## run.sh

```bash
#!/bin/bash
# the make line also repeats each setting of config.mk as NAME=value (left out here)
make -C /OpenROAD-flow-scripts/flow DESIGN_CONFIG=/design/flow/config.mk WORK_HOME=/design/flow/orfs CLKGATE_MAP_FILE= finish
```

## config.mk

```make
export PLATFORM = sky130hd
export DESIGN_NAME = top
export DESIGN_NICKNAME = top
export VERILOG_FILES = /design/flow/design.v
export SDC_FILE = /design/flow/constraint.sdc
export NUM_CORES = 4
export LEC_CHECK = 0
export CAP_MARGIN = 20
export CORE_MARGIN = 2
export CORE_UTILIZATION = 72
export SETUP_SLACK_MARGIN = 2.4
export SLEW_MARGIN = 20
export TNS_END_PERCENT = 5
```

## constraint.sdc

```tcl
create_clock -name core_clock -period 10.5 [get_ports {clk}]
set_input_delay 2.1000 -clock core_clock [delete_from_list [all_inputs] [get_ports {clk}]]
set_output_delay 2.1000 -clock core_clock [all_outputs]
set_load 0.01 [all_outputs]
```

## design.v

```verilog
module top(
    input logic clk,         
    input logic rst,         
    output logic RGB_R,      
    output logic RGB_G,      
    output logic RGB_B       
);
    localparam CLK_FREQ = 12_000_000;  
    localparam PWM_RESOLUTION = 8;   
    localparam PWM_MAX = (1 << PWM_RESOLUTION) - 1;   
    localparam PWM_CYCLES = 256;   
    localparam DEGREES_MAX = 360;
    localparam CYCLES_PER_DEGREE = CLK_FREQ / DEGREES_MAX;   
    typedef enum logic [1:0] {
        STATE_PWM_COUNT,
        STATE_DEGREE_COUNT,
        STATE_HSV_CALC,
        STATE_PWM_OUTPUT
    } state_t;
    logic [PWM_RESOLUTION-1:0] pwm_counter;
    logic [PWM_RESOLUTION-1:0] red_pwm_value, green_pwm_value, blue_pwm_value;
    logic [31:0] degree_counter;
    logic [8:0] current_degree;
    state_t current_state;
    state_t next_state;
    always_ff @(posedge clk) begin
        if (rst) current_state <= STATE_PWM_COUNT;
        else current_state <= next_state;
    end
    always_comb begin  
        case (current_state)
            STATE_PWM_COUNT: begin
                if (degree_counter == CYCLES_PER_DEGREE - 1) begin
                    next_state = STATE_DEGREE_COUNT;
                end else begin
                    next_state = STATE_PWM_COUNT;
                end
            end
            STATE_DEGREE_COUNT: begin
                next_state = STATE_HSV_CALC;
            end
            STATE_HSV_CALC: begin
                next_state = STATE_PWM_OUTPUT;
            end
            STATE_PWM_OUTPUT: begin
                next_state = STATE_PWM_COUNT;
            end
            default: begin
                next_state = STATE_PWM_COUNT;
            end
        endcase
    end
    always_ff @(posedge clk) begin
        if (rst) begin
            pwm_counter <= 0;
            degree_counter <= 0;
            current_degree <= 0;
            red_pwm_value <= 0;
            green_pwm_value <= 0;
            blue_pwm_value <= 0;
        end else
        case (current_state)
            STATE_PWM_COUNT: begin
                pwm_counter <= pwm_counter + 1;                
                if (degree_counter == CYCLES_PER_DEGREE - 1) begin
                    degree_counter <= 0;
                end else begin
                    degree_counter <= degree_counter + 1;
                end
            end
            STATE_DEGREE_COUNT: begin
                if (current_degree == DEGREES_MAX - 1) begin
                    current_degree <= 0;
                end else begin
                    current_degree <= current_degree + 1;
                end
            end
            STATE_HSV_CALC: begin
                if (current_degree < 60) begin
                    red_pwm_value <= PWM_MAX;
                end else if (current_degree < 120) begin
                    red_pwm_value <= PWM_MAX - ((current_degree - 60) * PWM_MAX / 60);
                end else if (current_degree < 240) begin
                    red_pwm_value <= 0;
                end else if (current_degree < 300) begin
                    red_pwm_value <= (current_degree - 240) * PWM_MAX / 60;
                end else begin
                    red_pwm_value <= PWM_MAX;
                end
                if (current_degree < 60) begin
                    green_pwm_value <= current_degree * PWM_MAX / 60;
                end else if (current_degree < 180) begin
                    green_pwm_value <= PWM_MAX;
                end else if (current_degree < 240) begin
                    green_pwm_value <= PWM_MAX - ((current_degree - 180) * PWM_MAX / 60);
                end else begin
                    green_pwm_value <= 0;
                end
                if (current_degree < 120) begin
                    blue_pwm_value <= 0;
                end else if (current_degree < 180) begin
                    blue_pwm_value <= (current_degree - 120) * PWM_MAX / 60;
                end else if (current_degree < 300) begin
                    blue_pwm_value <= PWM_MAX;
                end else begin
                    blue_pwm_value <= PWM_MAX - ((current_degree - 300) * PWM_MAX / 60);
                end
            end
            STATE_PWM_OUTPUT: begin
            end
        endcase
    end
    assign RGB_R = (pwm_counter > red_pwm_value) ? 1'b1 : 1'b0;
    assign RGB_G = (pwm_counter > green_pwm_value) ? 1'b1 : 1'b0;
    assign RGB_B = (pwm_counter > blue_pwm_value) ? 1'b1 : 1'b0;
endmodule
```

==> run summary, run 1 <==
Largest non-sequential cell family by area = adder cells
Most used standard cell by instance count after synthesis = sky130_fd_sc_hd__inv_1
Overall routing resource usage = 0.688
Die span in x = 169 um
Sink count of the clock tree = 77
Total instance count after detailed placement = 3008
HPWL after DPL = 53.4 mm
Area of the core = 26900 um2
Routability-driven placement congestion ratio = 1.08
Post-synthesis cell count from yosys = 2413
Maximum count of clock buffers along a single path = 2
Area leader share = 0.230
Post-synth tally of flip-flops with integrated enable = 0
Netlist area before placement = 19700 um2
Seq/Total Area, Yosys = 0.0782
Initial standard-cell utilization of the core = 0.733
Row count = 60
Quantity of hold-fixing buffers added after cts = 0
Halt point of the flow = global routing
Synth Flop Type = sky130_fd_sc_hd__dfxtp_1
Number of library cell types mapped by synthesis = 108
Mean post-synth cell area = 8.17 um2
Chip area = 28700 um2
Mapped Nets = 2876
Multiplexer share of the synthesized area = 0.0174
# port buffers = 4
Number of standard cells after synthesis = 2413
Total of flip-flops plus latches after synthesis = 77
Top-Level Pins = 5
Ranking of synthesized cells by instance count = 459 x sky130_fd_sc_hd__inv_1, 235 x sky130_fd_sc_hd__ha_1, 226 x sky130_fd_sc_hd__fa_1
CTS Buf Count = 9
Chip area estimate from yosys synthesis = 19700 um2
Cell chosen for the clock root = sky130_fd_sc_hd__clkbuf_16
Compound-cell area share of the yosys netlist = 0.210
XOR Share, Synth = 0.0720
Adder Area Share = 0.379
Number of levels the H-tree was split into = 3
Cell types occupying the most area after synthesis = sky130_fd_sc_hd__fa_1 23%, sky130_fd_sc_hd__ha_1 15%, sky130_fd_sc_hd__inv_1 8.7%, sky130_fd_sc_hd__dfxtp_1 7.8%, sky130_fd_sc_hd__xnor2_1 4.5%
GRT Residual Overflow = 57
Post-Synth Simple-Gate Area = 0.141
Run status = aborted with a tool error
Yosys synthesis warning count = 1
Chip height = 169 um
Post-synthesis async set-or-reset flop share = 0
Cell taking the most area after synthesis = sky130_fd_sc_hd__fa_1
First error = [ERROR GRT-0232] Routing congestion too high. Check the congestion heatmap in the GUI.
## per-layer routing
layer	overflow	track usage
met1	0	0.678
met2	34	0.906
met3	1	0.483
met4	22	0.664
met5	0	0.294
## what timing repair did
action	CTS
gates resized	54
setup buffers	24
endpoints found under the setup margin	24
pin swaps	32
## stage by stage
| step | area (um2) | setup TNS [ps] | power, mW | setup slack [ps] |
|---|---|---|---|---|
| 4_1_cts | 23700 | -1590 | 0.627 | -280 |
| 3_5_place_dp | 22900 | -5820 | 0.336 | -711 |
| 3_3_place_gp | 22900 | -2710 | 0.334 | -390 |
| 2_1_floorplan | 20300 | 0 | 0.324 | 168 |
==> inputs of run 2 (changes only) <==
- CTS_CLUSTER_SIZE: unset -> 79
- PLACE_DENSITY_LB_ADDON: unset -> 0.0
- SETUP_SLACK_MARGIN: 2.4 -> 3.34
- SLEW_MARGIN: 20 -> 40
- TNS_END_PERCENT: 5 -> unset
- clock period: 10.5 -> 11.2 ns (I/O delays scaled with it)
==> run summary, run 2 <==
Run status = complete, but fails checks
Layout check fault list = setup timing
Most used standard cell by instance count after synthesis = sky130_fd_sc_hd__inv_1
Yosys synthesis warning count = 1 (unchanged)
Cell taking the most area after synthesis = sky130_fd_sc_hd__fa_1
CTS Buf Count = 9 (unchanged)
Clock-net power = 0.317 mW
Number of warnings the tools reported = 63
Initial DRC Count = 3470
# port buffers = 4 (unchanged)
Number of global-route vias before repair = 20900
Top-Level Pins = 5 (unchanged)
Power share of the clock group = 0.505
Count of antenna-violating nets left after detailed routing = 0
Post-placement worst setup slack = -108 ps (+603 ps)
Maximum fanout along the worst path = 7
Capturing element type of the critical path = flip-flop
Ranking of synthesized cells by instance count = 459 x sky130_fd_sc_hd__inv_1, 235 x sky130_fd_sc_hd__ha_1, 226 x sky130_fd_sc_hd__fa_1
Most frequent CP cell = sky130_fd_sc_hd__buf_4
Area leader share = 0.230 (unchanged)
Die span in x = 169 um (unchanged)
Area of the core = 26900 um2 (unchanged)
Number of max-slew violations in the final report = 0
Group with the largest share of power = clock
Required time at the worst-slack endpoint = 11410 ps
Measured slew at the worst slew-check pin = 1380 ps
Wire length of the first global-routing pass = 110 mm
Capturing instance or port of the critical path = red_pwm_value[0]$_SDFFE_PP0P_
Total of flip-flops plus latches after synthesis = 77 (unchanged)
Number of cells on the critical path = 45
GRT Residual Overflow = 0
Largest net degree at the start of global routing = 41
Post-DR vias/cell = 7.22
FMAX = 85.2 MHz
Post-Synth Simple-Gate Area = 0.141 (unchanged)
Initial standard-cell utilization of the core = 0.733 (unchanged)
HPWL after DPL = 49.6 mm (-7.1%)
Power consumed by combinational cells = 0.0340 mW
CP Data Arrival Time = 11950 ps
Number of detailed-route iterations in the first pass = 11
Leakage power summed over all cells = 11.0 nW
Worst min-delay path endpoint = current_state[0]$_DFF_P_
Seq/Total Area, Yosys = 0.0782 (unchanged)
Net switching power = 0.160 mW
Multiplexer share of the synthesized area = 0.0174 (unchanged)
Via count = 21400
Post-synthesis cell count from yosys = 2413 (unchanged)
Maximum count of clock buffers along a single path = 2 (unchanged)
Crit path setup slack, layout = -537 ps
Post-synthesis async set-or-reset flop share = 0 (unchanged)
Number of cells on the worst reg-to-reg path = 45
Chip height = 169 um (unchanged)
Chip area = 28700 um2 (unchanged)
Type of the worst setup path = reg2reg
Compound-cell area share of the yosys netlist = 0.210 (unchanged)
Number of levels the H-tree was split into = 3 (unchanged)
R2r setup slk = -540 ps
Switching part of the total power = 0.255
Clock tree from TritonCTS = yes
Chip area estimate from yosys synthesis = 19700 um2 (unchanged)
Mapped Nets = 2876 (unchanged)
Part of the power in combinational logic = 0.054
Reg-to-Reg Start = current_degree[4]$_SDFFE_PP0P_
Sequential power = 0.277 mW
Worst vdd ir = 0.0000678 V
Int Power = 0.468 mW
Setup crit start kind = flip-flop
Number of standard cells after synthesis = 2413 (unchanged)
Source-to-sink clock delay at the later pin of the worst-skew pair = 360 ps
Synthesis-to-finish area growth = 23.1%
Crit-path max cell delay = 1070 ps
Mean post-synth cell area = 8.17 um2 (unchanged)
Sink count of the clock tree = 77 (unchanged)
Area after DPL = 21200 um2 (-7.5%)
Worst-path clk slew = 70 ps
Overall routing resource usage = 0.495
Worst clock skew = 11.0 ps
Shortest clock period the worst path allows after layout = 11740 ps
Average wire per standard cell = 26.7 um
Unrepaired setup endpoints after global routing = yes
Total power divided by cell area = 25.9 nW/um2
DRT Wirelength = 79.0 mm
Largest non-sequential cell family by area = adder cells
Cell chosen for the clock root = sky130_fd_sc_hd__clkbuf_16
# DRC = 0
Final #Nets = 3070
Post-route fraction of the period consumed by the critical path = 1.05
Portion of total power attributed to sequential cells = 0.441
Quantity of hold-fixing buffers added after cts = 0 (unchanged)
Reported max-cap violation count = 0
Initial antenna violation count = 5
Tightest Hold Check Type = reg2reg
Launch instance of the worst min-delay path = current_state[3]$_DFF_P_
Number of library cell types mapped by synthesis = 108 (unchanged)
FF-to-FF End = red_pwm_value[0]$_SDFFE_PP0P_
Synth Flop Type = sky130_fd_sc_hd__dfxtp_1
Routability-driven placement congestion ratio = 1.07 (-1.3%)
Post-synth tally of flip-flops with integrated enable = 0 (unchanged)
XOR Share, Synth = 0.0720 (unchanged)
Finished Cell Area = 24300 um2
Final setup violation count = 9
Number of cells traversed by the worst hold path = 2
Tightest slew margin relative to the limit = 0.0762
Cell types occupying the most area after synthesis = sky130_fd_sc_hd__fa_1 23%, sky130_fd_sc_hd__ha_1 15%, sky130_fd_sc_hd__inv_1 8.7%, sky130_fd_sc_hd__dfxtp_1 7.8%, sky130_fd_sc_hd__xnor2_1 4.5%
Row count = 60 (unchanged)
Crit-path slowest cell = sky130_fd_sc_hd__xnor2_1
Number of buffer and inverter instances along the worst setup path = 13
Adder Area Share = 0.379 (unchanged)
Netlist area before placement = 19700 um2 (unchanged)
Family with the most delay on the worst path = AND-OR/OR-AND gates
Final hold violations = 0
Critical path origin = current_degree[4]$_SDFFE_PP0P_
-- run 2: final cells by class --
type	instances	area, um2
multi-input cells	1806	18100
diodes	3	7.51
flip-flops and latches	77	1570
well taps	341	427
inverters	464	1780
clock buffers	9	225
clock inverters	7	92.6
repair buffers	249	2040
fillers	1135	2620
-- run 2: repair_timing --
item,in CTS,in global routing
resized,216,98
setup endpoints to repair,24,24
buffers inserted,107,50
pin swaps,126,87
-- run 2: metrics by stage --
step	util	setup TNS (ps)	power, mW	std cells	hold slack [ps]
floorplan	-	0	0.304	2413	390
global placement	0.788	0	0.313	2780	399
detailed placement	0.788	-370	0.315	2780	405
CTS	0.869	0	0.625	2903	426
global route	0.902	-2760	0.644	2954	436
finish	0.902	-3470	0.628	2956	425
-- run 2: routing by layer --
metal  global-route usage  up-vias  routed length [um]
met5                    0        -                 201
met4                0.399       14                9430
met3                0.125      861               10800
met2                0.791     2009               33600
met1                0.564     9871               24900
li1                     -     8602                   -
==> inputs of run 3 (changes only) <==
- CTS_CLUSTER_SIZE: 79 -> unset
- PLACE_DENSITY: unset -> 0.39
- PLACE_DENSITY_LB_ADDON: 0.0 -> unset
- SETUP_SLACK_MARGIN: 3.34 -> unset
- SLEW_MARGIN: 40 -> 20
- clock period: 11.2 -> 8.86 ns (I/O delays scaled with it)
==> run summary, run 3 <==
Run status = aborted with a tool error
Halt point of the flow = clock tree synthesis
First error = [ERROR DPL-0038] Utilization greater than 100%, impossible to legalize
Number of standard cells after synthesis = 2413 (unchanged)
Seq/Total Area, Yosys = 0.0782 (unchanged)
Post-placement worst setup slack = -2480 ps (-2370 ps)
Number of library cell types mapped by synthesis = 108 (unchanged)
Routability-driven placement congestion ratio = 1.15 (+7.7%)
Compound-cell area share of the yosys netlist = 0.210 (unchanged)
XOR Share, Synth = 0.0720 (unchanged)
Post-synthesis async set-or-reset flop share = 0 (unchanged)
Top-Level Pins = 5 (unchanged)
Netlist area before placement = 19700 um2 (unchanged)
Chip area = 28700 um2 (unchanged)
Mean post-synth cell area = 8.17 um2 (unchanged)
Most used standard cell by instance count after synthesis = sky130_fd_sc_hd__inv_1
Total of flip-flops plus latches after synthesis = 77 (unchanged)
Ranking of synthesized cells by instance count = 459 x sky130_fd_sc_hd__inv_1, 235 x sky130_fd_sc_hd__ha_1, 226 x sky130_fd_sc_hd__fa_1
Area of the core = 26900 um2 (unchanged)
Chip height = 169 um (unchanged)
Multiplexer share of the synthesized area = 0.0174 (unchanged)
Largest non-sequential cell family by area = adder cells
Post-synthesis cell count from yosys = 2413 (unchanged)
Chip area estimate from yosys synthesis = 19700 um2 (unchanged)
Initial standard-cell utilization of the core = 0.733 (unchanged)
HPWL after DPL = 64.1 mm (+29%)
Cell taking the most area after synthesis = sky130_fd_sc_hd__fa_1
Row count = 60 (unchanged)
Cell types occupying the most area after synthesis = sky130_fd_sc_hd__fa_1 23%, sky130_fd_sc_hd__ha_1 15%, sky130_fd_sc_hd__inv_1 8.7%, sky130_fd_sc_hd__dfxtp_1 7.8%, sky130_fd_sc_hd__xnor2_1 4.5%
Die span in x = 169 um (unchanged)
Synth Flop Type = sky130_fd_sc_hd__dfxtp_1
Area after DPL = 25100 um2 (+18%)
Post-Synth Simple-Gate Area = 0.141 (unchanged)
# port buffers = 4 (unchanged)
Adder Area Share = 0.379 (unchanged)
Post-synth tally of flip-flops with integrated enable = 0 (unchanged)
Yosys synthesis warning count = 1 (unchanged)
Area leader share = 0.230 (unchanged)
Mapped Nets = 2876 (unchanged)
## run 3: through the flow
stage,hold WS (ps),instances
3_5_place_dp,427,3291
3_3_place_gp,399,3291
2_1_floorplan,390,2413
==> inputs of run 4 (changes only) <==
- ABC_AREA: unset -> 1
- CTS_CLUSTER_DIAMETER: unset -> 97
- CTS_CLUSTER_SIZE: unset -> 81
- PLACE_DENSITY: 0.39 -> unset
- PLACE_DENSITY_LB_ADDON: unset -> 0.23
- SLEW_MARGIN: 20 -> 35
- clock period: 8.86 -> 10.4 ns (I/O delays scaled with it)
==> run summary, run 4 <==
Cell types occupying the most area after synthesis = sky130_fd_sc_hd__fa_1 23%, sky130_fd_sc_hd__ha_1 15%, sky130_fd_sc_hd__inv_1 12%, sky130_fd_sc_hd__nand2_1 9.7%, sky130_fd_sc_hd__dfxtp_1 7.9%
Crit path setup slack, layout = -573 ps
Initial DRC Count = 2634
Maximum fanout along the worst path = 7
Power consumed by combinational cells = 0.0306 mW
GRT Residual Overflow = 0
Number of buffer and inverter instances along the worst setup path = 7
Sequential power = 0.298 mW
Number of detailed-route iterations in the first pass = 8
Mapped Nets = 3213 (+12%)
Routability-driven placement congestion ratio = 1.11 (-3.9%)
Number of global-route vias before repair = 18300
CP Data Arrival Time = 11260 ps
HPWL after DPL = 46.5 mm (-27%)
Sink count of the clock tree = 77
Multiplexer share of the synthesized area = 0.00205 (-0.0154)
Tightest Hold Check Type = reg2reg
Total power divided by cell area = 28.7 nW/um2
Final hold violations = 0
Compound-cell area share of the yosys netlist = 0.110 (-0.100)
Worst min-delay path endpoint = current_state[0]$_DFF_P_
Ranking of synthesized cells by instance count = 631 x sky130_fd_sc_hd__inv_1, 508 x sky130_fd_sc_hd__nand2_1, 235 x sky130_fd_sc_hd__ha_1
Max Used Layer = met5
Post-synth tally of flip-flops with integrated enable = 0 (unchanged)
Mean post-synth cell area = 7.12 um2 (-13%)
Layout check fault list = setup timing
Int Power = 0.498 mW
R2r setup slk = -570 ps
Leakage power summed over all cells = 11.5 nW
Seq/Total Area, Yosys = 0.0787 (+0.000510)
DRT Wirelength = 67.3 mm
Number of library cell types mapped by synthesis = 61 (-44%)
Run status = complete, but fails checks
Largest non-sequential cell family by area = adder cells
Number of cells on the worst reg-to-reg path = 75
CTS Buf Count = 9
Row count = 60 (unchanged)
Worst vdd ir = 0.0000712 V
Synthesis-to-finish area growth = 19.1%
Reported max-cap violation count = 0
Clock-net power = 0.340 mW
Capturing element type of the critical path = flip-flop
Crit-path slowest cell = sky130_fd_sc_hd__fa_1
Tightest slew margin relative to the limit = 0.460
Required time at the worst-slack endpoint = 10690 ps
Portion of total power attributed to sequential cells = 0.445
Shortest clock period the worst path allows after layout = 10970 ps
Adder Area Share = 0.381 (+0.00196)
Total of flip-flops plus latches after synthesis = 77 (unchanged)
Post-Synth Simple-Gate Area = 0.236 (+0.0949)
Most frequent CP cell = sky130_fd_sc_hd__nand2_2
# port buffers = 4 (unchanged)
Worst clock skew = 21.5 ps
XOR Share, Synth = 0.0509 (-0.0210)
Final #Nets = 3327
Synth Flop Type = sky130_fd_sc_hd__dfxtp_1
Chip height = 169 um (-0.32%)
Wire length the detailed router placed on met1 = 23.4 mm
Met2 Routed Length = 30.2 mm
Family with the most delay on the worst path = simple AND/OR/NAND/NOR gates
Worst hold slack after final layout = 432 ps
Cell taking the most area after synthesis = sky130_fd_sc_hd__fa_1
Clock tree from TritonCTS = yes
Initial antenna violation count = 2
Reg-to-Reg Start = current_degree[5]$_SDFFE_PP0P_
Measured slew at the worst slew-check pin = 801 ps
Area leader share = 0.231 (+0.00150)
Initial standard-cell utilization of the core = 0.730 (-0.00271)
Top-Level Pins = 5 (unchanged)
Met3 wirelength from detailed routing = 7.76 mm
Post-synthesis cell count from yosys = 2750 (+14%)
Number of warnings the tools reported = 61
Number of standard cells in the final layout excluding fillers = 3211
# DRC = 0
Capturing instance or port of the critical path = blue_pwm_value[0]$_SDFFE_PP0P_
Number of levels the H-tree was split into = 3
Most used standard cell by instance count after synthesis = sky130_fd_sc_hd__inv_1
Yosys synthesis warning count = 1 (unchanged)
Worst-path clk slew = 80 ps
Cell chosen for the clock root = sky130_fd_sc_hd__clkbuf_16
Setup crit start kind = flip-flop
Largest net degree at the start of global routing = 40
Netlist area before placement = 19600 um2 (-0.65%)
Maximum count of clock buffers along a single path = 2
Die span in x = 169 um (-0.32%)
Wire length of the first global-routing pass = 89.7 mm
Number of cells traversed by the worst hold path = 2
Number of cells on the critical path = 75
Post-route fraction of the period consumed by the critical path = 1.06
Chip area = 28500 um2 (-0.64%)
Part of the power in combinational logic = 0.046
Chip area estimate from yosys synthesis = 19600 um2 (-0.65%)
Overall routing resource usage = 0.397
Total instance count after detailed placement = 3132 (-4.8%)
Number of standard cells after synthesis = 2750 (+14%)
Critical path origin = current_degree[5]$_SDFFE_PP0P_
Total negative slack for setup checks = -3220 ps
Post-DR vias/cell = 6.33
Final setup violation count = 9
Via count = 20300
FF-to-FF End = blue_pwm_value[0]$_SDFFE_PP0P_
Area of the core = 26800 um2 (-0.28%)
Quantity of hold-fixing buffers added after cts = 0
Average wire per standard cell = 21.0 um
Filler instances = 1451
Launch instance of the worst min-delay path = current_state[3]$_DFF_P_
FMAX = 91.1 MHz
Post-synthesis async set-or-reset flop share = 0 (unchanged)
Count of antenna-violating nets left after detailed routing = 0
Crit-path max cell delay = 540 ps
Final Total Pwr = 0.669 mW
Unrepaired setup endpoints after global routing = yes
Post-placement worst setup slack = -436 ps (+2040 ps)
Power share of the clock group = 0.509
Type of the worst setup path = reg2reg
Net switching power = 0.171 mW
Source-to-sink clock delay at the later pin of the worst-skew pair = 370 ps
Switching part of the total power = 0.255
Number of max-slew violations in the final report = 0
Group with the largest share of power = clock
run 4: final cells by class:
class / count / area (um2) / area share
timing repair buffer: 149 / 1270 / 0.0544
inverter: 670 / 2560 / 0.110
clock buffer: 9 / 225 / 0.00966
multi-input combinational: 1957 / 17200 / 0.737
clock inverter: 7 / 82.6 / 0.00354
antenna: 1 / 2.50 / 0.000107
sequential: 77 / 1560 / 0.0670
tap: 341 / 427 / 0.0183
run 4: timing repair:
action | 4_1_cts | 5_1_grt
setup endpoints to repair | 8 | 12
setup buffers | 1 | 60
hold endpoints to repair | 0 | 0
pin swaps | 3 | 183
resized | 36 | 447
run 4: layer usage:
| metal | global-route usage | vias to the layer above |
|---|---|---|
| met1 | 0.491 | 9488 |
| met3 | 0.0736 | 576 |
| met4 | 0.216 | 4 |
| li1 | - | 8793 |
| met5 | 0 | - |
| met2 | 0.661 | 1454 |
run 4: metrics by stage:
step | cell area [um2] | utilization
after global placement | 20400 | 0.762
after floorplan | 19600 | -
after CTS | 20900 | 0.778
after global routing | 23300 | 0.870
after detailed placement | 20400 | 0.762
final | 23300 | 0.870
==> inputs of run 5 (changes only) <==
- ABC_AREA: 1 -> 0
- CAP_MARGIN: 20 -> 40
- CELL_PAD_IN_SITES_DETAIL_PLACEMENT: unset -> 0
- CORE_ASPECT_RATIO: unset -> 1.06
- CORE_UTILIZATION: 72 -> 70
- CTS_CLUSTER_DIAMETER: 97 -> unset
- CTS_CLUSTER_SIZE: 81 -> unset
- MAX_ROUTING_LAYER: unset -> met5
- MIN_ROUTING_LAYER: unset -> met1
- PLACE_DENSITY_LB_ADDON: 0.23 -> 0.01
- SETUP_SLACK_MARGIN: unset -> 1.26
- SLEW_MARGIN: 35 -> 20
- TNS_END_PERCENT: unset -> 5
- clock period: 10.4 -> 4.29 ns (I/O delays scaled with it)
==> run summary, run 5 <==
Row count = 63 (+5.0%)
Halt point of the flow = global routing
Post-synthesis async set-or-reset flop share = 0 (unchanged)
Cell taking the most area after synthesis = sky130_fd_sc_hd__fa_1
Synth Flop Type = sky130_fd_sc_hd__dfxtp_1
Compound-cell area share of the yosys netlist = 0.210 (+0.100)
# port buffers = 4 (unchanged)
Total of flip-flops plus latches after synthesis = 77 (unchanged)
Top-Level Pins = 5 (unchanged)
Cell chosen for the clock root = sky130_fd_sc_hd__clkbuf_16
Chip area estimate from yosys synthesis = 19700 um2 (+0.65%)
Chip area = 29500 um2 (+3.4%)
Most used standard cell by instance count after synthesis = sky130_fd_sc_hd__inv_1
CTS Buf Count = 9 (unchanged)
Ranking of synthesized cells by instance count = 459 x sky130_fd_sc_hd__inv_1, 235 x sky130_fd_sc_hd__ha_1, 226 x sky130_fd_sc_hd__fa_1
HPWL after DPL = 65.1 mm (+40%)
Multiplexer share of the synthesized area = 0.0174 (+0.0154)
Area after DPL = 25500 um2 (+25%)
Number of library cell types mapped by synthesis = 108 (+77%)
Maximum count of clock buffers along a single path = 2 (unchanged)
Post-Synth Simple-Gate Area = 0.141 (-0.0949)
Run status = aborted with a tool error
Seq/Total Area, Yosys = 0.0782 (-0.000510)
Largest non-sequential cell family by area = adder cells
Initial standard-cell utilization of the core = 0.708 (-0.0223)
Mapped Nets = 2876 (-10%)
Number of standard cells after synthesis = 2413 (-12%)
Area leader share = 0.230 (-0.00150)
First error = [ERROR GRT-0116] Global routing finished with congestion. Check the congestion regions in the DRC Viewer.
Cell types occupying the most area after synthesis = sky130_fd_sc_hd__fa_1 23%, sky130_fd_sc_hd__ha_1 15%, sky130_fd_sc_hd__inv_1 8.7%, sky130_fd_sc_hd__dfxtp_1 7.8%, sky130_fd_sc_hd__xnor2_1 4.5%
Overall routing resource usage = 0.908
Total instance count after detailed placement = 3359 (+7.2%)
Adder Area Share = 0.379 (-0.00196)
Die span in x = 167 um (-1.1%)
Chip height = 177 um (+4.6%)
Routability-driven placement congestion ratio = 1.08 (-2.0%)
Number of levels the H-tree was split into = 3 (unchanged)
Yosys synthesis warning count = 1 (unchanged)
Quantity of hold-fixing buffers added after cts = 0 (unchanged)
Post-synth tally of flip-flops with integrated enable = 0 (unchanged)
Area of the core = 27800 um2 (+3.8%)
XOR Share, Synth = 0.0720 (+0.0210)
Sink count of the clock tree = 77 (unchanged)
Post-placement worst setup slack = -6820 ps (-6380 ps)
Post-synthesis cell count from yosys = 2413 (-12%)
Netlist area before placement = 19700 um2 (+0.65%)
Mean post-synth cell area = 8.17 um2 (+15%)
GRT Residual Overflow = 715
-- run 5: routing by layer --
metal / overflow / track usage
met1: 11 / 0.849
met3: 12 / 0.796
met5: 1 / 0.492
met2: 450 / 1.06
met4: 241 / 1.01
-- run 5: repair_timing --
item / in CTS
resized: 95
setup endpoints to repair: 27
setup buffers: 28
pin swaps: 69
gates cloned: 1
==> inputs of run 6 (changes only) <==
- CORE_ASPECT_RATIO: 1.06 -> unset
- CORE_UTILIZATION: 70 -> 72
- PLACE_DENSITY: unset -> 0.62
- PLACE_DENSITY_LB_ADDON: 0.01 -> unset
- SETUP_SLACK_MARGIN: 1.26 -> -0.92
- TNS_END_PERCENT: 5 -> unset
- clock period: 4.29 -> 9.25 ns (I/O delays scaled with it)
==> run summary, run 6 <==
Post-synthesis cell count from yosys = 2413 (unchanged)
Mean post-synth cell area = 8.17 um2 (unchanged)
Chip height = 169 um (-4.1%)
Seq/Total Area, Yosys = 0.0782 (unchanged)
Ranking of synthesized cells by instance count = 459 x sky130_fd_sc_hd__inv_1, 235 x sky130_fd_sc_hd__ha_1, 226 x sky130_fd_sc_hd__fa_1
Sink count of the clock tree = 77 (unchanged)
Most used standard cell by instance count after synthesis = sky130_fd_sc_hd__inv_1
Area leader share = 0.230 (unchanged)
Adder Area Share = 0.379 (unchanged)
Cell taking the most area after synthesis = sky130_fd_sc_hd__fa_1
Routability-driven placement congestion ratio = 1.08 (-0.30%)
Chip area = 28700 um2 (-2.7%)
Multiplexer share of the synthesized area = 0.0174 (unchanged)
Run status = aborted with a tool error
Cell types occupying the most area after synthesis = sky130_fd_sc_hd__fa_1 23%, sky130_fd_sc_hd__ha_1 15%, sky130_fd_sc_hd__inv_1 8.7%, sky130_fd_sc_hd__dfxtp_1 7.8%, sky130_fd_sc_hd__xnor2_1 4.5%
Chip area estimate from yosys synthesis = 19700 um2 (unchanged)
Die span in x = 169 um (+1.5%)
Synth Flop Type = sky130_fd_sc_hd__dfxtp_1
Total of flip-flops plus latches after synthesis = 77 (unchanged)
Netlist area before placement = 19700 um2 (unchanged)
Top-Level Pins = 5 (unchanged)
Maximum count of clock buffers along a single path = 2 (unchanged)
Halt point of the flow = global routing
GRT Residual Overflow = 156
Compound-cell area share of the yosys netlist = 0.210 (unchanged)
Area of the core = 26900 um2 (-3.4%)
Initial standard-cell utilization of the core = 0.733 (+0.0250)
Yosys synthesis warning count = 1 (unchanged)
Quantity of hold-fixing buffers added after cts = 0 (unchanged)
Number of standard cells after synthesis = 2413 (unchanged)
Cell chosen for the clock root = sky130_fd_sc_hd__clkbuf_16
Overall routing resource usage = 0.724
HPWL after DPL = 61.2 mm (-5.9%)
XOR Share, Synth = 0.0720 (unchanged)
Post-synthesis async set-or-reset flop share = 0 (unchanged)
# port buffers = 4 (unchanged)
CTS Buf Count = 9 (unchanged)
Mapped Nets = 2876 (unchanged)
Number of library cell types mapped by synthesis = 108 (unchanged)
Post-synth tally of flip-flops with integrated enable = 0 (unchanged)
Row count = 60 (-4.8%)
Number of levels the H-tree was split into = 3 (unchanged)
First error = [ERROR GRT-0116] Global routing finished with congestion. Check the congestion regions in the DRC Viewer.
Post-Synth Simple-Gate Area = 0.141 (unchanged)
Largest non-sequential cell family by area = adder cells
## run 6: repair_timing
action / in CTS
cloned: 1
resized: 22
setup endpoints to repair: 13
pin swaps: 9
buffers inserted: 13
## run 6: layer usage
| metal | overflow | global-route usage |
|---|---|---|
| met2 | 70 | 0.941 |
| met4 | 83 | 0.741 |
| met1 | 2 | 0.709 |
| met5 | 0 | 0.231 |
| met3 | 1 | 0.517 |
## run 6: per-stage QoR
step	hold slack, ps	area [um2]	worst slack, ps	cells
2_1_floorplan	390	20300	-1080	2413
3_3_place_gp	400	24600	-1190	3235
3_5_place_dp	401	24600	-1910	3236
4_1_cts	442	25100	-1640	3265
==> inputs of run 7 (changes only) <==
- ABC_AREA: 0 -> 1
- CAP_MARGIN: 40 -> 20
- CELL_PAD_IN_SITES_DETAIL_PLACEMENT: 0 -> unset
- CTS_CLUSTER_DIAMETER: unset -> 97
- CTS_CLUSTER_SIZE: unset -> 81
- MAX_ROUTING_LAYER: met5 -> unset
- MIN_ROUTING_LAYER: met1 -> unset
- PLACE_DENSITY: 0.62 -> unset
- PLACE_DENSITY_LB_ADDON: unset -> 0.26
- SETUP_SLACK_MARGIN: -0.92 -> -0.9
- SLEW_MARGIN: 20 -> 35
- clock period: 9.25 -> 9.26 ns (I/O delays scaled with it)
==> run summary, run 7 <==
Run status = aborted with a tool error
Halt point of the flow = global routing
First error = [ERROR GRT-0232] Routing congestion too high. Check the congestion heatmap in the GUI.
Post-Synth Simple-Gate Area = 0.236 (+0.0949)
# port buffers = 4 (unchanged)
Top-Level Pins = 5 (unchanged)
Cell taking the most area after synthesis = sky130_fd_sc_hd__fa_1
XOR Share, Synth = 0.0509 (-0.0210)
Chip height = 169 um (-0.32%)
Row count = 60 (unchanged)
Mapped Nets = 3213 (+12%)
Number of library cell types mapped by synthesis = 61 (-44%)
Quantity of hold-fixing buffers added after cts = 0 (unchanged)
Chip area = 28500 um2 (-0.64%)
Seq/Total Area, Yosys = 0.0787 (+0.000510)
Area after DPL = 22900 um2 (-6.8%)
Cell types occupying the most area after synthesis = sky130_fd_sc_hd__fa_1 23%, sky130_fd_sc_hd__ha_1 15%, sky130_fd_sc_hd__inv_1 12%, sky130_fd_sc_hd__nand2_1 9.7%, sky130_fd_sc_hd__dfxtp_1 7.9%
Area of the core = 26800 um2 (-0.28%)
Routability-driven placement congestion ratio = 1.04 (-3.5%)
CTS Buf Count = 9 (unchanged)
Post-synthesis async set-or-reset flop share = 0 (unchanged)
Multiplexer share of the synthesized area = 0.00205 (-0.0154)
HPWL after DPL = 52.1 mm (-15%)
Initial standard-cell utilization of the core = 0.730 (-0.00271)
Mean post-synth cell area = 7.12 um2 (-13%)
Ranking of synthesized cells by instance count = 631 x sky130_fd_sc_hd__inv_1, 508 x sky130_fd_sc_hd__nand2_1, 235 x sky130_fd_sc_hd__ha_1
Adder Area Share = 0.381 (+0.00196)
Netlist area before placement = 19600 um2 (-0.65%)
Chip area estimate from yosys synthesis = 19600 um2 (-0.65%)
Total of flip-flops plus latches after synthesis = 77 (unchanged)
Maximum count of clock buffers along a single path = 2 (unchanged)
Cell chosen for the clock root = sky130_fd_sc_hd__clkbuf_16
Post-synth tally of flip-flops with integrated enable = 0 (unchanged)
Number of levels the H-tree was split into = 3 (unchanged)
Overall routing resource usage = 0.815
Area leader share = 0.231 (+0.00150)
Number of standard cells after synthesis = 2750 (+14%)
Largest non-sequential cell family by area = adder cells
Yosys synthesis warning count = 1 (unchanged)
Synth Flop Type = sky130_fd_sc_hd__dfxtp_1
Die span in x = 169 um (-0.32%)
Post-synthesis cell count from yosys = 2750 (+14%)
Sink count of the clock tree = 77 (unchanged)
Compound-cell area share of the yosys netlist = 0.110 (-0.100)
Most used standard cell by instance count after synthesis = sky130_fd_sc_hd__inv_1
GRT Residual Overflow = 177
[run 7: repair_timing]
action / 4_1_cts
pin swaps: 34
endpoints found under the setup margin: 9
resized: 135
buffers inserted: 16
[run 7: per-layer routing]
metal / GRT overflow / global-route usage
met5: 0 / 0.162
met4: 76 / 0.903
met3: 2 / 0.667
met2: 97 / 0.986
met1: 2 / 0.788
[run 7: metrics by stage]
step	hold WS, ps	TNS, ps	total power, mW	cells	worst slack [ps]
3_3_place_gp	397	-5840	0.375	3464	-815
3_5_place_dp	419	-13420	0.376	3464	-1440
2_1_floorplan	390	-5090	0.364	2750	-778
4_1_cts	420	-6360	0.737	3492	-931
==> inputs of run 8 (changes only) <==
- CAP_MARGIN: 20 -> 40
- CELL_PAD_IN_SITES_DETAIL_PLACEMENT: unset -> 0
- CORE_ASPECT_RATIO: unset -> 0.5
- CORE_UTILIZATION: 72 -> 59
- CTS_CLUSTER_DIAMETER: 97 -> 188
- CTS_CLUSTER_SIZE: 81 -> 91
- GPL_TIMING_DRIVEN: unset -> 0
- MAX_ROUTING_LAYER: unset -> met5
- MIN_ROUTING_LAYER: unset -> met1
- PLACE_DENSITY: unset -> 0.35
- PLACE_DENSITY_LB_ADDON: 0.26 -> unset
- SETUP_SLACK_MARGIN: -0.9 -> 2.79
- SLEW_MARGIN: 35 -> 0
- TNS_END_PERCENT: unset -> 10
- clock period: 9.26 -> 10.2 ns (I/O delays scaled with it)
==> run summary, run 8 <==
Run status = complete, but fails checks
Layout check fault list = setup timing
Wire length of the first global-routing pass = 91.5 mm
Largest net degree at the start of global routing = 14
Cell taking the most area after synthesis = sky130_fd_sc_hd__fa_1
Ranking of synthesized cells by instance count = 631 x sky130_fd_sc_hd__inv_1, 508 x sky130_fd_sc_hd__nand2_1, 235 x sky130_fd_sc_hd__ha_1
Worst clock skew = 12.5 ps
Global-route met1 utilization = 0.490
Row count = 47 (-22%)
Number of cells on the worst reg-to-reg path = 80
Portion of total power attributed to sequential cells = 0.443
Number of levels the H-tree was split into = 3 (unchanged)
Largest non-sequential cell family by area = adder cells
HPWL after DPL = 46.2 mm (-11%)
Post-DR vias/cell = 5.41
Number of standard cells after synthesis = 2750 (unchanged)
Final Total Pwr = 0.683 mW
Area of the core = 32900 um2 (+23%)
Fraction of met3 tracks used by global routing = 0.0707
Shortest clock period the worst path allows after layout = 10330 ps
Most used standard cell by instance count after synthesis = sky130_fd_sc_hd__inv_1
Measured slew at the worst slew-check pin = 850 ps
Die span in x = 262 um (+55%)
Launch instance of the worst min-delay path = current_state[3]$_DFF_P_
Worst min-delay path endpoint = current_state[0]$_DFF_P_
Chip area estimate from yosys synthesis = 19600 um2 (unchanged)
Tightest slew margin relative to the limit = 0.430
Cell chosen for the clock root = sky130_fd_sc_hd__clkbuf_16
Number of cells on the critical path = 80
Post-synthesis async set-or-reset flop share = 0 (unchanged)
Number of cells traversed by the worst hold path = 2
Maximum fanout along the worst path = 8
Synthesis-to-finish area growth = 21.3%
Sequential power = 0.303 mW
Count of antenna-violating nets left after detailed routing = 0
Leakage power summed over all cells = 11.6 nW
Chip area = 34700 um2 (+22%)
Post-synth tally of flip-flops with integrated enable = 0 (unchanged)
Yosys synthesis warning count = 1 (unchanged)
Top-Level Pins = 5 (unchanged)
Finished Cell Area = 23700 um2
Cell types occupying the most area after synthesis = sky130_fd_sc_hd__fa_1 23%, sky130_fd_sc_hd__ha_1 15%, sky130_fd_sc_hd__inv_1 12%, sky130_fd_sc_hd__nand2_1 9.7%, sky130_fd_sc_hd__dfxtp_1 7.9%
Total of flip-flops plus latches after synthesis = 77 (unchanged)
Chip height = 133 um (-21%)
Type of the worst setup path = reg2reg
Crit-path slowest cell = sky130_fd_sc_hd__fa_1
Worst hold slack after final layout = 420 ps
Source-to-sink clock delay at the later pin of the worst-skew pair = 360 ps
Most frequent CP cell = sky130_fd_sc_hd__nand2_2
Worst vdd ir = 0.0000714 V
Overall routing resource usage = 0.340
Capturing element type of the critical path = flip-flop
Worst-path clk slew = 70 ps
Switching part of the total power = 0.243
Area leader share = 0.231 (unchanged)
Number of library cell types mapped by synthesis = 61 (unchanged)
# port buffers = 4 (unchanged)
Mean post-synth cell area = 7.12 um2 (unchanged)
CP Data Arrival Time = 10530 ps
Post-route fraction of the period consumed by the critical path = 1.01
Clock tree from TritonCTS = yes
Number of buffer and inverter instances along the worst setup path = 14
Total negative slack for setup checks = -314 ps
Power share of the clock group = 0.508
CTS Buf Count = 9 (unchanged)
Adder Area Share = 0.381 (unchanged)
Tightest Hold Check Type = reg2reg
Number of max-slew violations in the final report = 0
Family with the most delay on the worst path = simple AND/OR/NAND/NOR gates
Int Power = 0.517 mW
Synth Flop Type = sky130_fd_sc_hd__dfxtp_1
GRT Residual Overflow = 0
Post-Synth Simple-Gate Area = 0.236 (unchanged)
Unrepaired setup endpoints after global routing = yes
Part of the power in combinational logic = 0.048
Sink count of the clock tree = 77 (unchanged)
Final setup violation count = 5
Routability-driven placement congestion ratio = 0.994 (-4.7%)
Antenna diode count = 0
Via count = 18100
Net switching power = 0.166 mW
Capturing instance or port of the critical path = green_pwm_value[0]$_SDFFE_PP0P_
Initial antenna violation count = 2
Number of warnings the tools reported = 65
R2r setup slk = -130 ps
# DRC = 0
Total power divided by cell area = 28.8 nW/um2
Number of detailed-route iterations in the first pass = 7
Reported max-cap violation count = 0
Clock-net power = 0.347 mW
XOR Share, Synth = 0.0509 (unchanged)
Initial DRC Count = 1390
Number of global-route vias before repair = 17500
Average wire per standard cell = 17.4 um
Final #Nets = 3355
Initial standard-cell utilization of the core = 0.595 (-0.135)
Area after DPL = 21000 um2 (-8.6%)
Netlist area before placement = 19600 um2 (unchanged)
Crit-path max cell delay = 530 ps
Critical path origin = current_degree[8]$_SDFFE_PP0P_
Seq/Total Area, Yosys = 0.0787 (unchanged)
Post-placement worst setup slack = -960 ps (+481 ps)
Setup crit start kind = flip-flop
DRT Wirelength = 58.2 mm
Final hold violations = 0
Crit path setup slack, layout = -131 ps
Maximum count of clock buffers along a single path = 2 (unchanged)
Reg-to-Reg Start = current_degree[8]$_SDFFE_PP0P_
Mapped Nets = 3213 (unchanged)
Multiplexer share of the synthesized area = 0.00205 (unchanged)
Post-synthesis cell count from yosys = 2750 (unchanged)
FF-to-FF End = green_pwm_value[0]$_SDFFE_PP0P_
Layer with the highest usage after global routing = met2
Compound-cell area share of the yosys netlist = 0.110 (unchanged)
FMAX = 96.8 MHz
Group with the largest share of power = clock
Met2 Usage GRT = 0.524
Required time at the worst-slack endpoint = 10400 ps
Power consumed by combinational cells = 0.0330 mW
[run 8: repair_timing]
action / 4_1_cts / 5_1_grt
buffers inserted: 96 / 28
hold buffers: 0 / 0
gates cloned: 0 / 0
gates resized: 231 / 101
setup endpoints to repair: 24 / 24
pin swaps: 113 / 99
[run 8: layout make-up]
class                   count  area, um2
clock buffers              11        253
repair buffers            131       1060
multi-input cells        1957      17300
plain buffers              46        342
fillers                  2771       9130
well taps                 441        552
clock inverters             4       55.1
flip-flops and latches     77       1570
inverters                 670       2610
[run 8: through the flow]
stage / utilization / instances
6_report: 0.722 / 3337
3_3_place_gp: 0.637 / 3195
5_1_grt: 0.722 / 3337
4_1_cts: 0.703 / 3309
2_1_floorplan: - / 2750
3_5_place_dp: 0.637 / 3198
[run 8: routing by layer]
metal | vias up | part of all wire
met2 | 571 | 0.44
met4 | 0 | 0.022
met3 | 90 | 0.082
met5 | - | 0
li1 | 8851 | -
met1 | 8540 | 0.46
==> inputs of run 9 (changes only) <==
- CAP_MARGIN: 40 -> 20
- CELL_PAD_IN_SITES_DETAIL_PLACEMENT: 0 -> unset
- CORE_ASPECT_RATIO: 0.5 -> 0.53
- CORE_UTILIZATION: 59 -> 53
- CTS_CLUSTER_DIAMETER: 188 -> unset
- CTS_CLUSTER_SIZE: 91 -> 95
- GPL_ROUTABILITY_DRIVEN: unset -> 1
- HOLD_SLACK_MARGIN: unset -> 0.27
- MAX_ROUTING_LAYER: met5 -> met4
- MIN_ROUTING_LAYER: met1 -> unset
- PLACE_DENSITY: 0.35 -> unset
- SETUP_SLACK_MARGIN: 2.79 -> 3.2
- SLEW_MARGIN: 0 -> 20
- TNS_END_PERCENT: 10 -> 20
- clock period: 10.2 -> 23.7 ns (I/O delays scaled with it)
==> run summary, run 9 <==
Post-Synth Simple-Gate Area = 0.236 (unchanged)
Total of flip-flops plus latches after synthesis = 77 (unchanged)
Initial standard-cell utilization of the core = 0.535 (-0.0601)
Worst clock skew = 10.4 ps (-2.04 ps)
# port buffers = 4 (unchanged)
Total area of sequential cells = 1540 um2 (-1.8%)
Adder Area Share = 0.381 (unchanged)
CTS Buf Count = 9 (unchanged)
Die span in x = 268 um (+2.4%)
Run status = complete, no violations
Row count = 51 (+8.5%)
Clock tree from TritonCTS = yes
FMAX = 77.5 MHz (-20%)
Number of cells upsized or downsized after cts = 0 (-100%)
Unrepaired setup endpoints after global routing = no
Netlist area before placement = 19600 um2 (unchanged)
Initial antenna violation count = 0 (-2)
Largest non-sequential cell family by area = adder cells
Critical path origin = current_degree[3]$_SDFFE_PP0P_
Yosys synthesis warning count = 1 (unchanged)
Tightest Hold Check Type = reg2reg
Count of antenna-violating nets left after detailed routing = 0 (unchanged)
Switching part of the total power = 0.251 (+0.00714)
Capturing element type of the critical path = flip-flop
Synthesis-to-finish area growth = 5.11%
Tightest slew margin relative to the limit = 0.285 (-0.144)
Post-CTS setup buffers = 0 (-100%)
Final #Nets = 3228 (-3.8%)
DRT Wirelength = 61.1 mm (+5.1%)
Routability-driven placement congestion ratio = 0.995 (about the same)
Leakage power summed over all cells = 10.6 nW (-9.0%)
Wire length of the first global-routing pass = 95.3 mm (+4.2%)
Number of max-slew violations in the final report = 0 (unchanged)
Synth Flop Type = sky130_fd_sc_hd__dfxtp_1
Cell taking the most area after synthesis = sky130_fd_sc_hd__fa_1
Maximum fanout along the worst path = 14 (+6)
Overall routing resource usage = 0.341 (+0.000463)
Final hold violations = 0 (unchanged)
Post-synth tally of flip-flops with integrated enable = 0 (unchanged)
Most frequent CP cell = sky130_fd_sc_hd__nand2_1
Quantity of hold-fixing buffers added after cts = 0 (unchanged)
Filler instances = 3612 (+30%)
Final setup violation count = 0 (-5)
Logic cell area = 15300 um2 (-12%)
Total power divided by cell area = 14.9 nW/um2 (-48%)
Crit-path slowest cell = sky130_fd_sc_hd__xnor2_1
Mapped Nets = 3213 (unchanged)
Cell types occupying the most area after synthesis = sky130_fd_sc_hd__fa_1 23%, sky130_fd_sc_hd__ha_1 15%, sky130_fd_sc_hd__inv_1 12%, sky130_fd_sc_hd__nand2_1 9.7%, sky130_fd_sc_hd__dfxtp_1 7.9%
Launch instance of the worst min-delay path = current_state[3]$_DFF_P_
Seq/Total Area, Yosys = 0.0787 (unchanged)
Compound-cell area share of the yosys netlist = 0.110 (unchanged)
Sequential power = 0.131 mW (-57%)
Post-synthesis async set-or-reset flop share = 0 (unchanged)
Maximum count of clock buffers along a single path = 2 (unchanged)
# DRC = 0 (unchanged)
Initial DRC Count = 1789 (+29%)
Total negative slack for setup checks = 0 ps (+314 ps)
Source-to-sink clock delay at the later pin of the worst-skew pair = 360 ps (about the same)
Cell chosen for the clock root = sky130_fd_sc_hd__clkbuf_16
Number of cells on the critical path = 78 (-2.5%)
FF-to-FF End = blue_pwm_value[0]$_SDFFE_PP0P_
Crit-path max cell delay = 900 ps (+370 ps)
Power consumed by combinational cells = 0.0144 mW (-56%)
Number of library cell types mapped by synthesis = 61 (unchanged)
Post-DR vias/cell = 5.41 (about the same)
Largest net degree at the start of global routing = 16 (+2)
Worst min-delay path endpoint = current_state[0]$_DFF_P_
Number of warnings the tools reported = 60 (-7.7%)
Finished Cell Area = 20600 um2 (-13%)
Post-synthesis cell count from yosys = 2750 (unchanged)
Via count = 17700 (-2.0%)
Reg-to-Reg Start = current_degree[3]$_SDFFE_PP0P_
Setup crit start kind = flip-flop
Type of the worst setup path = reg2reg
XOR Share, Synth = 0.0509 (unchanged)
Family with the most delay on the worst path = simple AND/OR/NAND/NOR gates
Antenna diode count = 0 (unchanged)
Required time at the worst-slack endpoint = 23910 ps (+13510 ps)
Average wire per standard cell = 18.7 um (+7.1%)
Mean post-synth cell area = 7.12 um2 (unchanged)
Group with the largest share of power = clock
Power share of the clock group = 0.525 (+0.017)
HPWL after DPL = 53.3 mm (+15%)
Chip area = 38600 um2 (+11%)
Worst vdd ir = 0.0000242 V (-66%)
Portion of total power attributed to sequential cells = 0.428 (-0.015)
Area of the core = 36600 um2 (+11%)
Area leader share = 0.231 (unchanged)
Top-Level Pins = 5 (unchanged)
Ranking of synthesized cells by instance count = 631 x sky130_fd_sc_hd__inv_1, 508 x sky130_fd_sc_hd__nand2_1, 235 x sky130_fd_sc_hd__ha_1
GRT Residual Overflow = 0 (unchanged)
Shortest clock period the worst path allows after layout = 12910 ps (+2580 ps)
Part of the power in combinational logic = 0.047 (about the same)
Capturing instance or port of the critical path = blue_pwm_value[0]$_SDFFE_PP0P_
CP Data Arrival Time = 13120 ps (+2590 ps)
Number of global-route vias before repair = 16700 (-4.8%)
Sink count of the clock tree = 77 (unchanged)
Number of cells traversed by the worst hold path = 2 (unchanged)
Number of levels the H-tree was split into = 3 (unchanged)
Multiplexer share of the synthesized area = 0.00205 (unchanged)
Clock-net power = 0.161 mW (-54%)
Number of standard cells after synthesis = 2750 (unchanged)
Worst-path clk slew = 70 ps (about the same)
Most used standard cell by instance count after synthesis = sky130_fd_sc_hd__inv_1
Chip height = 144 um (+8.4%)
Net switching power = 0.0769 mW (-54%)
Reported max-cap violation count = 0 (unchanged)
Int Power = 0.230 mW (-55%)
Measured slew at the worst slew-check pin = 1070 ps (+221 ps)
Chip area estimate from yosys synthesis = 19600 um2 (unchanged)
Area after DPL = 20200 um2 (-3.4%)
Number of cells on the worst reg-to-reg path = 78 (-2.5%)
Number of buffer and inverter instances along the worst setup path = 5 (-9)
Number of detailed-route iterations in the first pass = 5 (-2)
Post-route fraction of the period consumed by the critical path = 0.545 (-0.468)
R2r setup slk = 10790 ps (+10920 ps)
[run 9: per-layer routing]
layer | up-vias | routed length (um) | GRT usage
met5 | - | 0 | -
met4 | 0 | 660 | 0.0435
met3 | 38 | 6990 | 0.113
met2 | 601 | 20900 | 0.407
met1 | 8457 | 32600 | 0.540
li1 | 8602 | - | -
[run 9: final cells by class]
class,instances,share of cell area
buffer,46,0.0116
timing repair buffer,4,0.00195
tap,503,0.0306
inverter,670,0.123
sequential,77,0.0749
multi-input combinational,1957,0.742
clock buffer,9,0.0109
clock inverter,7,0.00517
[run 9: through the flow]
step	worst slack, ps	hold slack (ps)	cells	total power [mW]	utilization
after floorplan	13660	390	2750	0.142	-
final	10790	415	3273	0.307	0.563
after CTS	11060	419	3273	0.308	0.563
after global routing	9760	435	3273	0.316	0.563
after detailed placement	11140	404	3257	0.149	0.554
after global placement	11460	402	3257	0.148	0.554
==> inputs of run 10 (changes only) <==
- ABC_AREA: 1 -> unset
- CAP_MARGIN: 20 -> 40
- CORE_ASPECT_RATIO: 0.53 -> unset
- CORE_UTILIZATION: 53 -> 72
- CTS_CLUSTER_DIAMETER: unset -> 368
- CTS_CLUSTER_SIZE: 95 -> 36
- GPL_ROUTABILITY_DRIVEN: 1 -> unset
- GPL_TIMING_DRIVEN: 0 -> unset
- HOLD_SLACK_MARGIN: 0.27 -> 0.3
- MAX_ROUTING_LAYER: met4 -> unset
- PLACE_DENSITY: unset -> 0.78
- SETUP_SLACK_MARGIN: 3.2 -> -0.76
- TNS_END_PERCENT: 20 -> unset
- clock period: 23.7 -> 11.1 ns (I/O delays scaled with it)
==> run summary, run 10 <==
Group with the largest share of power = clock
Filler instances = 1791 (-50%)
CP Data Arrival Time = 11660 ps (-1460 ps)
Post-DR vias/cell = 6.48 (+20%)
Source-to-sink clock delay at the later pin of the worst-skew pair = 370 ps (about the same)
Crit-path slowest cell = sky130_fd_sc_hd__fa_1
Launch instance of the worst min-delay path = current_state[3]$_DFF_P_
Die span in x = 169 um (-37%)
Post-route fraction of the period consumed by the critical path = 1.03 (+0.484)
Critical path origin = current_degree[5]$_SDFFE_PP0P_
Final hold violations = 0 (unchanged)
Number of buffer and inverter instances along the worst setup path = 11 (+6)
Part of the power in combinational logic = 0.052 (+0.005)
Total instance count after detailed placement = 2875 (-12%)
Initial DRC Count = 1677 (-6.3%)
Area of the core = 26900 um2 (-26%)
Logic cell area = 16300 um2 (+6.7%)
Mean post-synth cell area = 8.17 um2 (+15%)
CTS Buf Count = 9 (unchanged)
Number of standard cells in the final layout excluding fillers = 2903 (-11%)
Worst min-delay path endpoint = current_state[0]$_DFF_P_
Power share of the clock group = 0.514 (-0.011)
Switching part of the total power = 0.266 (+0.0158)
Synth Flop Type = sky130_fd_sc_hd__dfxtp_1
Yosys synthesis warning count = 1 (unchanged)
Number of standard cells after synthesis = 2413 (-12%)
Cell types occupying the most area after synthesis = sky130_fd_sc_hd__fa_1 23%, sky130_fd_sc_hd__ha_1 15%, sky130_fd_sc_hd__inv_1 8.7%, sky130_fd_sc_hd__dfxtp_1 7.8%, sky130_fd_sc_hd__xnor2_1 4.5%
Sequential power = 0.280 mW (+110%)
Net switching power = 0.172 mW (+120%)
Top-Level Pins = 5 (unchanged)
Area leader share = 0.230 (-0.00150)
Cell chosen for the clock root = sky130_fd_sc_hd__clkbuf_16
FMAX = 87.5 MHz (+13%)
Total power divided by cell area = 29.5 nW/um2 (+98%)
Total of flip-flops plus latches after synthesis = 77 (unchanged)
Maximum count of clock buffers along a single path = 2 (unchanged)
Synthesis-to-finish area growth = 10.9%
Largest non-sequential cell family by area = adder cells
Cell taking the most area after synthesis = sky130_fd_sc_hd__fa_1
Final setup violation count = 8 (+8)
Final #Nets = 3019 (-6.5%)
Final Total Pwr = 0.645 mW (+110%)
Number of max-slew violations in the final report = 0 (unchanged)
R2r setup slk = -320 ps (-11110 ps)
Measured slew at the worst slew-check pin = 886 ps (-185 ps)
Seq/Total Area, Yosys = 0.0782 (-0.000510)
Crit-path max cell delay = 540 ps (-360 ps)
Worst clock skew = 21.5 ps (+11.1 ps)
Overall routing resource usage = 0.429 (+0.0882)
Number of global-route vias before repair = 18900 (+13%)
Sink count of the clock tree = 77 (unchanged)
Total area of sequential cells = 1550 um2 (+0.24%)
Post-Synth Simple-Gate Area = 0.141 (-0.0949)
DRT Wirelength = 60.5 mm (-1.1%)
Wire length of the first global-routing pass = 96.7 mm (+1.4%)
Multiplexer share of the synthesized area = 0.0174 (+0.0154)
GRT Residual Overflow = 0 (unchanged)
Int Power = 0.473 mW (+110%)
Via count = 18800 (+6.2%)
HPWL after DPL = 49.0 mm (-8.1%)
Run status = complete, but fails checks
Chip area = 28700 um2 (-26%)
Clock tree from TritonCTS = yes
Number of cells on the worst reg-to-reg path = 46 (-41%)
Count of antenna-violating nets left after detailed routing = 0 (unchanged)
Chip height = 169 um (+18%)
Tightest Hold Check Type = reg2reg
Number of library cell types mapped by synthesis = 108 (+77%)
Layout check fault list = setup timing
Initial standard-cell utilization of the core = 0.733 (+0.198)
Family with the most delay on the worst path = AND-OR/OR-AND gates
Number of warnings the tools reported = 62 (+3.3%)
Tightest slew margin relative to the limit = 0.403 (+0.118)
Post-synth tally of flip-flops with integrated enable = 0 (unchanged)
XOR Share, Synth = 0.0720 (+0.0210)
Reg-to-Reg Start = current_degree[5]$_SDFFE_PP0P_
Capturing instance or port of the critical path = green_pwm_value[0]$_SDFFE_PP0P_
Type of the worst setup path = reg2reg
Compound-cell area share of the yosys netlist = 0.210 (+0.100)
Power consumed by combinational cells = 0.0333 mW (+130%)
Initial antenna violation count = 3 (+3)
Reported max-cap violation count = 0 (unchanged)
Number of levels the H-tree was split into = 3 (unchanged)
Post-synthesis cell count from yosys = 2413 (-12%)
Most frequent CP cell = sky130_fd_sc_hd__buf_4
FF-to-FF End = green_pwm_value[0]$_SDFFE_PP0P_
Final core utilization = 0.813 (+0.251)
Ranking of synthesized cells by instance count = 459 x sky130_fd_sc_hd__inv_1, 235 x sky130_fd_sc_hd__ha_1, 226 x sky130_fd_sc_hd__fa_1
Number of cells on the critical path = 46 (-41%)
Portion of total power attributed to sequential cells = 0.435 (+0.007)
Routability-driven placement congestion ratio = 1.03 (+4.0%)
Number of detailed-route iterations in the first pass = 6 (+1)
Capturing element type of the critical path = flip-flop
Shortest clock period the worst path allows after layout = 11420 ps (-1490 ps)
Most used standard cell by instance count after synthesis = sky130_fd_sc_hd__inv_1
Largest net degree at the start of global routing = 41 (+25)
Worst-path clk slew = 80 ps (about the same)
Number of cells traversed by the worst hold path = 2 (unchanged)
Worst vdd ir = 0.0000670 V (+180%)
Required time at the worst-slack endpoint = 11330 ps (-12580 ps)
Setup crit start kind = flip-flop
# DRC = 0 (unchanged)
Adder Area Share = 0.379 (-0.00196)
Average wire per standard cell = 20.8 um (+12%)
Row count = 60 (+18%)
# port buffers = 4 (unchanged)
Leakage power summed over all cells = 10.4 nW (-1.6%)
Chip area estimate from yosys synthesis = 19700 um2 (+0.65%)
Clock-net power = 0.331 mW (+110%)
Post-synthesis async set-or-reset flop share = 0 (unchanged)
Maximum fanout along the worst path = 11 (-3)
Crit path setup slack, layout = -323 ps (-11110 ps)
Mapped Nets = 2876 (-10%)
Netlist area before placement = 19700 um2 (+0.65%)
run 10: stage by stage:
step           area [um2]  hold slack, ps  worst slack (ps)  setup TNS [ps]
2_1_floorplan       19700             390              -590           -3470
3_3_place_gp        21300             407              20.1               0
3_5_place_dp        21300             416              -203            -909
4_1_cts             21600             433              -420           -2180
5_1_grt             21900             444              -806           -6510
6_report            21900             430              -323           -1840
run 10: cell type report:
type,instances,area share
multi-input combinational,1806,0.745
inverter,464,0.0797
sequential,77,0.0707
timing repair buffer,198,0.0701
tap,341,0.0195
clock buffer,9,0.0103
clock inverter,7,0.00418
antenna,1,0.000114
run 10: layer usage:
metal	GRT usage	vias to the layer above	share of wire
li1	-	8483	-
met1	0.517	9093	0.38
met3	0.0935	296	0.093
met5	0	-	0.00021
met2	0.700	925	0.46
met4	0.269	2	0.071
run 10: repair_timing:
| item | in CTS | in global routing |
|---|---|---|
| hold buffers | 0 | 0 |
| setup buffers | 0 | 8 |
| setup endpoints to repair | 0 | 8 |
| resized | 0 | 29 |
Power is estimated from default activity; no workload was simulated.
